==> indigo: inputs <==
## sys_ref_core
module sys_ref_core #(parameter DATA_WIDTH = 8, ADDR_WIDTH = 4)
(
 input   wire                      CLK,
 input   wire                      RST,             
 input   wire  [DATA_WIDTH-1:0]    UART_RX_DATA,
 input   wire                      UART_RX_Valid,
 input   wire                      FIFO_FULL,
 output  wire  [DATA_WIDTH-1:0]    FIFO_WR_DATA,
 output  wire                      FIFO_WR_INC,
 output  wire  [DATA_WIDTH-1:0]    UART_Config,
 output  wire  [DATA_WIDTH-1:0]    Div_Ratio,
 output  wire                      CLKDIV_EN
);
wire                      WrEn;
wire                      RdEn;
wire  [ADDR_WIDTH-1:0]    Addr;
wire  [DATA_WIDTH-1:0]    Wr_Reg;
wire  [DATA_WIDTH-1:0]    Rd_Reg;
wire                      Rd_Reg_Valid;
wire  [DATA_WIDTH-1:0]    Operand_A;
wire  [DATA_WIDTH-1:0]    Operand_B;
wire  [3:0]               ALU_FUN;
wire                      ALU_EN;
wire                      CLKG_EN;
wire  [DATA_WIDTH*2-1:0]  ALU_OUT;
wire                      ALU_OUT_Valid;
SYS_CTRL U0_SYS_CTRL (
	.CLK(CLK),
	.RST(RST),
	.UART_RX_DATA(UART_RX_DATA),
	.UART_RX_Valid(UART_RX_Valid),
	.FIFO_FULL(FIFO_FULL),
	.FIFO_WR_DATA(FIFO_WR_DATA),
	.FIFO_WR_INC(FIFO_WR_INC),
	.ALU_OUT(ALU_OUT),
	.ALU_OUT_Valid(ALU_OUT_Valid),
	.ALU_EN(ALU_EN),
	.ALU_FUN(ALU_FUN),
  ...
make LEC_CHECK=0 CAP_MARGIN=5 CELL_PAD_IN_SITES_DETAIL_PLACEMENT=0 CELL_PAD_IN_SITES_GLOBAL_PLACEMENT=1 CORE_ASPECT_RATIO=0.75 CORE_MARGIN=2 CORE_UTILIZATION=40 CTS_CLUSTER_SIZE=75 GPL_ROUTABILITY_DRIVEN=0 GPL_TIMING_DRIVEN=1 MAX_ROUTING_LAYER=met4 PLACE_DENSITY_LB_ADDON=0.1 SLEW_MARGIN=0 TNS_END_PERCENT=90 finish   # period 30.0 ns
run.sh (not shown) runs the stock make flow with config.mk's settings and CLKGATE_MAP_FILE=.
==> juniper (differences from indigo) <==
Settings changed: CAP_MARGIN 5 to 30, CELL_PAD_IN_SITES_DETAIL_PLACEMENT 0 to unset, CELL_PAD_IN_SITES_GLOBAL_PLACEMENT 1 to 0, CORE_ASPECT_RATIO 0.75 to unset, CORE_UTILIZATION 40 to 23, CTS_CLUSTER_DIAMETER set to 335, CTS_CLUSTER_SIZE 75 to 88, GPL_TIMING_DRIVEN 1 to unset, HOLD_SLACK_MARGIN set to -0.09, MAX_ROUTING_LAYER met4 to unset, PLACE_DENSITY set to 0.82, PLACE_DENSITY_LB_ADDON 0.1 to unset, SLEW_MARGIN 0 to 10, TNS_END_PERCENT 90 to 5.
==> comparison <==
- Synthesized cell count is the same in indigo and juniper.
- Worst hold slack: juniper is higher than indigo (12 ps).
- Against indigo, the final cell count of juniper is higher by about 15%.
- indigo finished clean. juniper ran to the end with no violations.
- Between indigo and juniper, the lower final area is in indigo (gap about 2.2%, measured against juniper).
- Against juniper, the setup slack of indigo is better by 14 ps.
- Between indigo and juniper, the lower core utilization is in juniper (gap 18 points).
- In juniper the clock power is larger than in indigo, by about 2%.
- In indigo the global-route usage is higher than in juniper, by 14 points.
- Of indigo and juniper, indigo has the higher critical path depth (gap 3).
- Against indigo, the die area of juniper is larger by 72%.
==> figures <==
Outcome: indigo complete, no violations; juniper complete, no violations
Switch share: indigo 48.0%; juniper 49.4%
Power drawn by the clock network: indigo 232 uW; juniper 237 uW
Number of diodes added for antenna fixing: indigo 3; juniper 0
Worst-Skew Late Latency: indigo 450 ps; juniper 440 ps
Pin count of the biggest net entering global routing: indigo 112; juniper 106
Leakage dissipation: indigo 0.00889 uW; juniper 0.00887 uW
Clock distribution area overhead in the final layout: indigo 3.16%; juniper 3.18%
Peak fanout along the critical path: indigo 12; juniper 14
Horiz. Die Dim: indigo 242 um; juniper 275 um
Power of the combinational group: indigo 1150 uW; juniper 1190 uW
# nets final: indigo 2,110; juniper 2,098
Post-Layout Inst Area: indigo 0.0188 sq mm; juniper 0.0193 sq mm
Time the final worst path needs with I/O delays and setup: indigo 27,860 ps; juniper 27,880 ps
Initial standard-cell utilization of the core: indigo 40.4%; juniper 23.2%
Crit path setup slack, layout: indigo 2140 ps; juniper 2120 ps
Number of clock buffers in the layout: indigo 19; juniper 18
Sequential portion of the cell area: indigo 24.5%; juniper 23.9%
Grt met3 use: indigo 7.34%; juniper 2.84%
R2R Setup Slk: indigo 2140 ps; juniper 2120 ps
PnR Total Power: indigo 1670 uW; juniper 1720 uW

* * *

==> inputs of 11-18 <==
sys_ref_core again, from the RTL that the note above started with.
clock: 16.8 ns
lec_check: 0
abc_area: 1
cap_margin: 20
cell_pad_in_sites_global_placement: 0
core_margin: 2
core_utilization: 72
cts_cluster_diameter: 242
cts_cluster_size: 63
hold_slack_margin: 0.29
max_routing_layer: met5
min_routing_layer: met1
place_density_lb_addon: 0.17
setup_slack_margin: 5.0
slew_margin: 20
==> inputs of 12-02, as changes to 11-18 <==
==> flow/config.mk (replaced) <==
export PLATFORM = sky130hd
export DESIGN_NAME = sys_ref_core
export DESIGN_NICKNAME = sys_ref_core
export VERILOG_FILES = /design/flow/design.v
export SDC_FILE = /design/flow/constraint.sdc
export NUM_CORES = 4
export LEC_CHECK = 0
export CAP_MARGIN = 20
export CORE_MARGIN = 2
export CORE_UTILIZATION = 63
export SLEW_MARGIN = 20
==> flow/constraint.sdc (replaced) <==
create_clock -name core_clock -period 15.8 [get_ports {CLK}]
set_input_delay 3.1600 -clock core_clock [delete_from_list [all_inputs] [get_ports {CLK}]]
set_output_delay 3.1600 -clock core_clock [all_outputs]
set_load 0.01 [all_outputs]
==> comparison table <==
Area figure in the yosys stat output: 12-02 17000 sq um; 11-18 16800 sq um
DP Cell Count: 12-02 2507; 11-18 2971
Post-synthesis average cell area: 12-02 9.15 sq um; 11-18 7.20 sq um
Placer's final routability congestion estimate: 12-02 0.977; 11-18 1.00
Initial Utilization: 12-02 0.636; 11-18 0.740
Placement Cell Area: 12-02 20400 sq um; 11-18 20300 sq um
Total number of placement rows: 12-02 60; 11-18 55
Area of the die: 12-02 28200 sq um; 11-18 24600 sq um
Mux share: 12-02 0.112; 11-18 0.00401
Parity-gate share of the synthesized area counting xor and xnor cells: 12-02 0.0326; 11-18 0.0317
Number of standard cells reported by yosys: 12-02 1853; 11-18 2341
AO/OA Area Share: 12-02 0.216; 11-18 0.167
Adder and majority gate portion of the synthesized area: 12-02 0.165; 11-18 0.165
Distinct lib cells: 12-02 109; 11-18 70
Fraction of the mapped netlist area in simple logic gates: 12-02 0.155; 11-18 0.266
Area of the core: 12-02 26700 sq um; 11-18 22800 sq um
Synthesized cell area: 12-02 17000 sq um; 11-18 16800 sq um
Height of the die: 12-02 168 microns; 11-18 157 microns
Post-placement setup slack: 12-02 -8210 ps; 11-18 -7440 ps
Final HPWL from detailed placement: 12-02 40000 microns; 11-18 44600 microns
Die X: 12-02 168 microns; 11-18 157 microns
Synth top area share: 12-02 0.266; 11-18 0.267
Outcome: 12-02 failed layout checks; 11-18 stopped before the end
Last stage reached: 12-02 -; 11-18 clock tree synthesis (4_1_cts)
Layout check failures: 12-02 setup timing; 11-18 -

* * *

==> inputs of trial 89 <==
==> flow/design.v <==
module SYS_CTRL #( parameter ADDR_WIDTH = 4, DATA_WIDTH = 8) (
	input	wire							CLK,
	input	wire							RST,
	input	wire	[DATA_WIDTH-1:0]		UART_RX_DATA,   	 
	input	wire							UART_RX_Valid,		 
	input	wire							FIFO_FULL,
	output	reg		[DATA_WIDTH-1:0]		FIFO_WR_DATA,
	output	reg								FIFO_WR_INC,    
	input	wire	[DATA_WIDTH*2-1:0]		ALU_OUT,      
	input	wire							ALU_OUT_Valid, 
	output	reg								ALU_EN,  
	output	reg		[3:0]					ALU_FUN,     
	output	reg								CLKG_EN,    
	output	reg 							CLKDIV_EN,
	input	wire	[DATA_WIDTH-1:0]		Rd_Reg,       
	input	wire							Rd_Reg_Valid, 
	output	reg		[DATA_WIDTH-1:0]		Wr_Reg,   
	output	reg 	[ADDR_WIDTH-1:0]		Addr,  
	output	reg 							RdEn,  
	output	reg 							WrEn
	);
typedef enum bit [3:0] {
		IDLE        	= 4'b0000,
		RF_Wr_Addr 		= 4'b0001,
		RF_Wr_Data  	= 4'b0011,
		RF_Rd_Addr  	= 4'b0010,
		FIFO_WRITE_RF 	= 4'b0110,
		Operand_A   	= 4'b0111,
		Operand_B 		= 4'b0101,
		FUN_of_ALU  	= 4'b0100,
		ALU_Save_OUT    = 4'b1100,
		ALU_1st_Byte    = 4'b1101,
		ALU_2nd_Byte    = 4'b1111
} state;						
state 	current_state, next_state;
reg [ADDR_WIDTH-1:0] 	ADDR_REG; 
reg 					ADDR_REG_CHECK;   
reg [DATA_WIDTH*2-1:0]	ALU_OUT_REG;
reg 					ALU_OUT_REG_CHECK;   
always@(posedge CLK or negedge RST) 
 begin
	if (!RST) 
	 begin
	  current_state <= IDLE;		
	 end
	else 
	 begin
	  current_state <= next_state;
	 end
 end
always@(*)
 begin
 	next_state = IDLE;
 	WrEn        = 1'b0;
 	RdEn        = 1'b0;
 	CLKG_EN     = 1'b0;
 	CLKDIV_EN   = 1'b1;
 	ALU_EN      = 1'b0;
 	FIFO_WR_INC = 1'b0;
 	Addr          = 'b0;
 	Wr_Reg        = 'b0;
 	ALU_FUN       = 'b0;
 	FIFO_WR_DATA  = 'b0;
 	ALU_OUT_REG_CHECK = 1'b0;
 	ADDR_REG_CHECK    = 1'b0;
 	case (current_state)
 	 IDLE : begin
 	 		 if (UART_RX_Valid)
 	 		  begin
 	 		   case (UART_RX_DATA)
 	 		    'hAA : begin
 	 		  		    next_state = RF_Wr_Addr;
 	 		  		   end
 	 		    'hBB : begin
 	 		  		    next_state = RF_Rd_Addr; 
 	 		  		   end
 	 		    'hCC : begin
 	 		  		    next_state = Operand_A; 
 	 		  		   end
 	 		    'hDD : begin
 	 		  		    next_state = FUN_of_ALU; 
 	 		  		   end
 	 		  	default: begin
 	 		  			  next_state = IDLE;
 	 		  			 end
 	 		   endcase
 	 		  end
 	 		end
 	 RF_Wr_Addr : begin
 	 			   if (UART_RX_Valid)
 	 			    begin
 	 			     ADDR_REG_CHECK = 1'b1;
 	 			     next_state = RF_Wr_Data;
 	 			    end
 	 			   else
 	 			    begin
 	 			     ADDR_REG_CHECK = 1'b0;
 	 			     next_state = RF_Wr_Addr;
 	 			    end
 	 			  end
 	 RF_Wr_Data : begin
 	 			   if (UART_RX_Valid)
 	 			    begin
 	 			     WrEn = 1'b1;
 	 			     Addr = ADDR_REG;
 	 			     Wr_Reg = UART_RX_DATA;
 	 			     next_state = IDLE;	
 	 			    end
 	 			   else
 	 			    begin
 	 			     next_state = RF_Wr_Data;
 	 			    end
 	 			  end
 	 RF_Rd_Addr : begin
 	 			   if (UART_RX_Valid)
 	 			    begin
 	 			     RdEn = 1;
 	 			     Addr = UART_RX_DATA[ADDR_WIDTH-1:0];
 	 			     next_state = FIFO_WRITE_RF; 	 			     
 	 			    end
 	 			   else
 	 			    begin
 	 			     next_state = RF_Rd_Addr;
 	 			    end
 	 			  end
  	 FIFO_WRITE_RF : begin
 	 			   if (!FIFO_FULL)    
 	 			    begin
 	 			     FIFO_WR_DATA = Rd_Reg;
 	 			     FIFO_WR_INC = 1'b1;
 	 			     next_state = IDLE; 	 			     
 	 			    end
 	 			   else
 	 			    begin
 	 			     next_state = FIFO_WRITE_RF;
 	 			    end
 	 			  end
 	 Operand_A : begin
 	 			   if (UART_RX_Valid)
 	 			    begin
 	 			     WrEn = 1'b1;
 	 			     Addr = 'b0;
 	 			     Wr_Reg = UART_RX_DATA;
 	 			     next_state = Operand_B;	
 	 			    end
 	 			   else
 	 			    begin
 	 			     next_state = Operand_A;
 	 			    end
 	 			 end
 	 Operand_B : begin
 	 			   if (UART_RX_Valid)
 	 			    begin
 	 			     WrEn = 1'b1;
 	 			     Addr = 'b1;
 	 			     Wr_Reg = UART_RX_DATA;
 	 			     next_state = FUN_of_ALU;	
 	 			    end
 	 			   else
 	 			    begin
 	 			     next_state = Operand_B;
 	 			    end
 	 			 end
 	 FUN_of_ALU : begin
 	 			   CLKG_EN = 1'b1;
 	 			   if (UART_RX_Valid)
 	 			    begin
 	 			     ALU_EN = 1'b1;
 	 			     ALU_FUN = UART_RX_DATA[3:0];
 	 			     next_state = ALU_Save_OUT;
 	 			    end
 	 			   else
 	 			    begin
 	 			     next_state = FUN_of_ALU;
 	 			    end
 	 			 end
 	 ALU_Save_OUT : begin
	 	 			  CLKG_EN = 1'b1;
	 	 			  if (ALU_OUT_Valid)
	 	 			   begin
	 	 			    ALU_OUT_REG_CHECK = 1'b1;
	 	 			    next_state = ALU_1st_Byte;
	 	 			   end
	 	 			  else
	 	 			   begin
	 	 			   	ALU_OUT_REG_CHECK = 1'b0;
	 	 			    next_state = ALU_Save_OUT;
	 	 			   end
 	 			     end
 	 ALU_1st_Byte : begin
 	 				 CLKG_EN = 1'b1;
	 	 			 if (!FIFO_FULL)
	 	 			  begin
	 	 			   FIFO_WR_INC = 1'b1;
	 	 			   FIFO_WR_DATA = ALU_OUT_REG[DATA_WIDTH-1:0];
	 	 			   next_state = ALU_2nd_Byte;
	 	 			  end
	 	 			 else
	 	 			  begin
	 	 			   next_state = ALU_1st_Byte;
	 	 			  end
	 	 			end
 	 ALU_2nd_Byte : begin
 	 				 CLKG_EN = 1'b1;
	 	 			 if (!FIFO_FULL)
	 	 			  begin
	 	 			   FIFO_WR_INC = 1'b1;
	 	 			   FIFO_WR_DATA = ALU_OUT_REG[2*DATA_WIDTH-1:DATA_WIDTH];
	 	 			   next_state = IDLE;
	 	 			  end
	 	 			 else
	 	 			  begin
	 	 			   next_state = ALU_2nd_Byte;
	 	 			  end
	 	 			end
 	 default : begin
 	 			next_state = IDLE;
 	 		   end
 	endcase
 end
always@(posedge CLK or negedge RST)
 begin
 	if (!RST)
 	 begin
 	 	ADDR_REG <= 'b0;
 	 end
 	else if (ADDR_REG_CHECK)
 	 begin
 	 	ADDR_REG <= UART_RX_DATA[ADDR_WIDTH-1:0];
 	 end
 end
always@(posedge CLK or negedge RST)
 begin
 	if (!RST)
 	 begin
 	 	ALU_OUT_REG <= 'b0;
 	 end
 	else if (ALU_OUT_REG_CHECK)
 	 begin
 	 	ALU_OUT_REG <= ALU_OUT;
 	 end
 end
endmodule
module Register_File #( parameter ADDR_WIDTH = 4, DATA_WIDTH = 8, MEM_DEPTH = 16) (
	input	wire 	[DATA_WIDTH-1:0]		WrData,
	input	wire 	[ADDR_WIDTH-1:0]		Adresss,
	input 	wire 							WrEn,
	input	wire 							RdEn,
	input 	wire 							CLK,
	input 	wire 							RST,
	output 	reg 	[DATA_WIDTH-1:0]		RdData,
	output	reg 							RdData_Valid,
	output	wire 	[DATA_WIDTH-1:0]		REG0,
	output	wire 	[DATA_WIDTH-1:0]		REG1,
	output	wire 	[DATA_WIDTH-1:0]		REG2,
	output	wire 	[DATA_WIDTH-1:0]		REG3 
	);
reg [DATA_WIDTH-1:0] Memory [MEM_DEPTH-1:0];
integer i;
always@(posedge CLK or negedge RST)
 begin
 	if (!RST)
 	 begin
 	 	RdData <= 'b0;
 	 	RdData_Valid <= 1'b0;
 	 	for (i=0; i<MEM_DEPTH; i=i+1)
 	 	 begin
 	 	  if(i == 2)
 	 	  	Memory[i] <= 'b10000001;    
 	 	  else if (i == 3)
 	 	  	Memory[i] <= 'b00100000;      
 	 	  else
 	 	  	Memory[i] <= 'b0;
 	 	 end
 	 end
 	else
 	 begin
 	 	if (WrEn && !RdEn)
 	 	 begin
 	 	 	Memory[Adresss] <= WrData;
 	 	 end
 	 	else if (RdEn && !WrEn)
 	 	 begin
 	 	 	RdData <= Memory[Adresss];
 	 	 	RdData_Valid <= 1'b1;
 	 	 end
 	 	else
 	 	 begin
 	 	 	RdData_Valid <= 1'b0;
 	 	 end
 	 end
 end
assign REG0 = Memory[0];
assign REG1 = Memory[1];
assign REG2 = Memory[2];
assign REG3 = Memory[3];
 endmodule
module ALU_16B #( parameter OPER_WIDTH = 8, OUT_WIDTH = OPER_WIDTH*2) (
input		wire		[OPER_WIDTH-1:0]		A,
input		wire		[OPER_WIDTH-1:0]		B,
input		wire												EN,
input		wire		[3:0]								ALU_FUN,
input		wire												CLK,
input		wire												CLK_EN,    
input		wire												RST,
output	reg			[OUT_WIDTH-1:0]			ALU_OUT,
output	reg													OUT_VALID
	);
reg [OUT_WIDTH-1:0] ALU_OUT_Comb;
reg                 OUT_VALID_Comb;
always @(posedge CLK or negedge RST)
 begin
  if(!RST)
   begin
    ALU_OUT   <= 'b0;
    OUT_VALID <= 1'b0;	
   end
  else if (CLK_EN)
   begin  
    ALU_OUT   <= ALU_OUT_Comb;
    OUT_VALID <= OUT_VALID_Comb;
   end	
 end 
always@(*)
 begin
   OUT_VALID_Comb = 1'b0;
   ALU_OUT_Comb   = 'b0;
   if(EN)
    begin
     OUT_VALID_Comb = 1'b1;
		 case (ALU_FUN)
		 4'b0000 : begin
		 						ALU_OUT_Comb = A + B; 							 
		           end 
		4'b0001 : begin
		 						ALU_OUT_Comb = A - B;       				 
			      	end
		 4'b0010 : begin
								ALU_OUT_Comb = A * B;       				 
	   			  	 end
		 4'b0011 : begin
		 						ALU_OUT_Comb = (B == 8'b0) ? 16'b0 : A / B;       				 
		 	 	   		 end
		 4'b0100 : begin
								ALU_OUT_Comb = A & B;      				   
				   		 end
		 4'b0101 : begin
								ALU_OUT_Comb = A | B;       				 
			  	  	 end
		 4'b0110 : begin
								ALU_OUT_Comb = ~ (A & B);      			 
				   		 end
		 4'b0111 : begin
								ALU_OUT_Comb = ~ (A | B);      			 
			 	   		 end
		 4'b1000 : begin
								ALU_OUT_Comb = A ^ B;       				 
				   		 end
		 4'b1001 : begin
								ALU_OUT_Comb = ~(A ^ B);      			 
				   		 end
		 4'b1010 : begin
								if (A == B)             						 
								 begin
								  ALU_OUT_Comb = 'd1;
								 end
								else 
								 begin
								  ALU_OUT_Comb = 'd0;
								 end
				   		 end
		 4'b1011 : begin
								if (A > B)              						 
								 begin
								  ALU_OUT_Comb = 'd2;
								 end
								else
								 begin
								  ALU_OUT_Comb = 'd0;
								 end
				   		 end
		 4'b1100 : begin
						    if (A < B)              						 
							   begin
							    ALU_OUT_Comb = 'd3;
							   end
							  else
							   begin
							    ALU_OUT_Comb = 'd0;
							   end
				   	   end
		 4'b1101 : begin
						    ALU_OUT_Comb = A >> 1;      				 
						   end
		 4'b1110 : begin
								ALU_OUT_Comb = A << 1;     			 		 
						   end
		 default : begin
								ALU_OUT_Comb = 'b0;
							 end
		 endcase
		end
   else 
    begin
   	 OUT_VALID_Comb = 1'b0;
    end
 end
endmodule
module sys_ref_core #(parameter DATA_WIDTH = 8, ADDR_WIDTH = 4)
(
 input   wire                      CLK,
 input   wire                      RST,             
 input   wire  [DATA_WIDTH-1:0]    UART_RX_DATA,
 input   wire                      UART_RX_Valid,
 input   wire                      FIFO_FULL,
 output  wire  [DATA_WIDTH-1:0]    FIFO_WR_DATA,
 output  wire                      FIFO_WR_INC,
 output  wire  [DATA_WIDTH-1:0]    UART_Config,
 output  wire  [DATA_WIDTH-1:0]    Div_Ratio,
 output  wire                      CLKDIV_EN
);
wire                      WrEn;
wire                      RdEn;
wire  [ADDR_WIDTH-1:0]    Addr;
wire  [DATA_WIDTH-1:0]    Wr_Reg;
wire  [DATA_WIDTH-1:0]    Rd_Reg;
wire                      Rd_Reg_Valid;
wire  [DATA_WIDTH-1:0]    Operand_A;
wire  [DATA_WIDTH-1:0]    Operand_B;
wire  [3:0]               ALU_FUN;
wire                      ALU_EN;
wire                      CLKG_EN;
wire  [DATA_WIDTH*2-1:0]  ALU_OUT;
wire                      ALU_OUT_Valid;
SYS_CTRL U0_SYS_CTRL (
	.CLK(CLK),
	.RST(RST),
	.UART_RX_DATA(UART_RX_DATA),
	.UART_RX_Valid(UART_RX_Valid),
	.FIFO_FULL(FIFO_FULL),
	.FIFO_WR_DATA(FIFO_WR_DATA),
	.FIFO_WR_INC(FIFO_WR_INC),
	.ALU_OUT(ALU_OUT),
	.ALU_OUT_Valid(ALU_OUT_Valid),
	.ALU_EN(ALU_EN),
	.ALU_FUN(ALU_FUN),
	.CLKG_EN(CLKG_EN),
	.CLKDIV_EN(CLKDIV_EN),
	.Rd_Reg(Rd_Reg),
	.Rd_Reg_Valid(Rd_Reg_Valid),
	.Wr_Reg(Wr_Reg),
	.Addr(Addr),
	.RdEn(RdEn),
	.WrEn(WrEn)
	);
Register_File U0_Register_File (
	.WrData(Wr_Reg),
	.Adresss(Addr),
	.WrEn(WrEn),
	.RdEn(RdEn),
	.CLK(CLK),
	.RST(RST),
	.RdData(Rd_Reg),
	.RdData_Valid(Rd_Reg_Valid),
	.REG0(Operand_A),
	.REG1(Operand_B),
	.REG2(UART_Config),
	.REG3(Div_Ratio)
	);
ALU_16B U0_ALU_16B (
	.A(Operand_A),
	.B(Operand_B),
	.EN(ALU_EN),
	.ALU_FUN(ALU_FUN),
	.CLK(CLK),
	.CLK_EN(CLKG_EN),
	.RST(RST),
	.ALU_OUT(ALU_OUT),
	.OUT_VALID(ALU_OUT_Valid)
	);
endmodule
==> flow/run.sh <==
#!/bin/bash
# the make line also repeats each setting of config.mk as NAME=value (left out here)
make -C /OpenROAD-flow-scripts/flow DESIGN_CONFIG=/design/flow/config.mk WORK_HOME=/design/flow/orfs CLKGATE_MAP_FILE= finish
==> flow/config.mk <==
export PLATFORM = sky130hd
export DESIGN_NAME = sys_ref_core
export DESIGN_NICKNAME = sys_ref_core
export VERILOG_FILES = /design/flow/design.v
export SDC_FILE = /design/flow/constraint.sdc
export NUM_CORES = 4
export LEC_CHECK = 0
export CAP_MARGIN = 20
export CORE_MARGIN = 2
export CORE_UTILIZATION = 72
export PLACE_DENSITY = 0.66
export SETUP_SLACK_MARGIN = -1.43
export SLEW_MARGIN = 20
==> flow/constraint.sdc <==
create_clock -name core_clock -period 23.7 [get_ports {CLK}]
set_input_delay 4.7400 -clock core_clock [delete_from_list [all_inputs] [get_ports {CLK}]]
set_output_delay 4.7400 -clock core_clock [all_outputs]
set_load 0.01 [all_outputs]
==> trial 81: changes against trial 89 <==
PLACE_DENSITY = 0.67   (was 0.66)
SETUP_SLACK_MARGIN = -1.96   (was -1.43)
==> flow/constraint.sdc (replaced) <==
create_clock -name core_clock -period 20.8 [get_ports {CLK}]
set_input_delay 4.1600 -clock core_clock [delete_from_list [all_inputs] [get_ports {CLK}]]
set_output_delay 4.1600 -clock core_clock [all_outputs]
set_load 0.01 [all_outputs]
==> build 8: changes against trial 89 <==
CORE_UTILIZATION = 40   (was 72)
GPL_TIMING_DRIVEN = 0   (was default)
PLACE_DENSITY = default   (was 0.66)
SETUP_SLACK_MARGIN = default   (was -1.43)
SLEW_MARGIN = 0   (was 20)
==> flow/constraint.sdc (replaced) <==
create_clock -name core_clock -period 30.0 [get_ports {CLK}]
set_input_delay 6.0000 -clock core_clock [delete_from_list [all_inputs] [get_ports {CLK}]]
set_output_delay 6.0000 -clock core_clock [all_outputs]
set_load 0.01 [all_outputs]
==> build 29: changes against trial 89 <==
CORE_UTILIZATION = 69   (was 72)
CTS_CLUSTER_DIAMETER = 88   (was default)
PLACE_DENSITY = default   (was 0.66)
SETUP_SLACK_MARGIN = 1.83   (was -1.43)
==> flow/constraint.sdc (replaced) <==
create_clock -name core_clock -period 13.4 [get_ports {CLK}]
set_input_delay 2.6800 -clock core_clock [delete_from_list [all_inputs] [get_ports {CLK}]]
set_output_delay 2.6800 -clock core_clock [all_outputs]
set_load 0.01 [all_outputs]
==> results.txt <==
Implementation results. The flow did not finish. The stage where the run came to a stop is clock tree synthesis. The tool reported: "[ERROR DPL-0033] detailed placement checks failed during check placement". Die extent in y landed at 157 µm. The post-placement cell area is 0.0201 mm².

Initial core utilization landed at 72.9%. Measured along the x axis, the die boundary spans 157 µm. Logged for this run, the post-placement worst setup slack is -3.33 ns. Count of standard-cell rows landed at about 56. Buffers placed on the I/O ports in this run total 36. Final weighted congestion in routability-driven placement landed at 0.991. Area of the core landed at between 0.02 and 0.025 mm².
Source of the figures above: trial 81

==> results.txt <==
The flow completed. The flow ran to the end and the layout has no timing, DRC or antenna violations. Per the OpenROAD floorplan log, the area of the core is 0.0419 mm². Final weighted congestion in routability-driven placement landed at between 0.9 and 1. Initial core utilization landed at 40.5%.

Width of the die landed at 210 µm. Post-route period utilization is reported as 94.6%. In the finished design the tool counted flip-flops and latches totalling approximately 180. Worst-case setup slack after placement landed at -2.67 ns. The floorplan has around 75 rows. Clock-pin slew was measured on the worst setup and hold paths at 0.07 ns.

Area after detailed placement landed at 0.0182 mm². The placement report lists the number of port buffers as 32. Die extent in y landed at around 210 µm. Sorting the synthesis cell report by count puts at the top sky130_fd_sc_hd__dfrtp_1.
Source of the figures above: build 8

==> results.txt <==
Implementation results. Of the synthesized area, sequential elements account for 27.2%. Yosys cell count landed at roughly 1,900. The total area inside the core boundary comes to 0.0242 mm².

Count of standard-cell rows landed at 57. Width of the die landed at 161 µm. The share of the core area taken by cells at floorplan is 69.9%. The tool reported: "[ERROR GRT-0232] Routing congestion too high. Check the congestion heatmap in the GUI".

Yosys reported a register bit count of 184. Count of buffers inserted at the top-level ports landed at 36. The run stopped with a tool error. Area after detailed placement landed at 0.0204 mm².

Sorting the synthesis cell report by count puts at the top sky130_fd_sc_hd__dfrtp_1. Routability-driven placement finished with a final weighted congestion of 1.02. Per the run summary, the flow got no further than global routing. In the post-synthesis netlist, the biggest area contributors are sky130_fd_sc_hd__dfrtp_1 27%, sky130_fd_sc_hd__ha_1 12%, sky130_fd_sc_hd__mux2_2 9.8%, sky130_fd_sc_hd__fa_1 4.5%, sky130_fd_sc_hd__nand2_1 3.7%.

Per the post-place timing report, worst setup slack is -10.78 ns. In the synthesized netlist the dominant register cell turns out to be sky130_fd_sc_hd__dfrtp_1.
Source of the figures above: build 29

==> results.txt <==
The flow completed. Proportion of cell area occupied by registers landed at 22.6%. Utilization after layout landed at 87.8%. Met3 wire length landed at 8.17 mm.

Routed length per instance landed at roughly 27 µm. In this run the core area contains 56 standard-cell rows. Number of cells traversed by the worst hold path landed at 2.

Per the OpenROAD floorplan log, the width of the die is about 160 µm. In the final report, the number of endpoints failing setup comes to 1. Counting I/O delays and the setup requirement, the final critical path takes ~25 ns. Xor/xnor cell area share of the yosys netlist landed at 3.26%. In this run the most critical hold path is launched from U0_ALU_16B.ALU_OUT[5]. Clock cells make up 3.20% of the layout cell area. The run finished, with violations left. Initial core utilization landed at 72.9%. The checks that failed: negative setup slack. Yosys mapped a number of flops with a built-in enable equal to 0. Count of buffers inserted at the top-level ports landed at 36. Global-route usage over all layers landed at 51.2%. Setup slack on the worst path after placement came out at -1.26 ns. The die is 157 µm tall. The final timing report gives a worst setup slack of -1.03 ns.

Final weighted congestion in routability-driven placement landed at 0.990.
Source of the figures above: trial 89

No activity file was given, so power comes from the tool's default toggle rates.
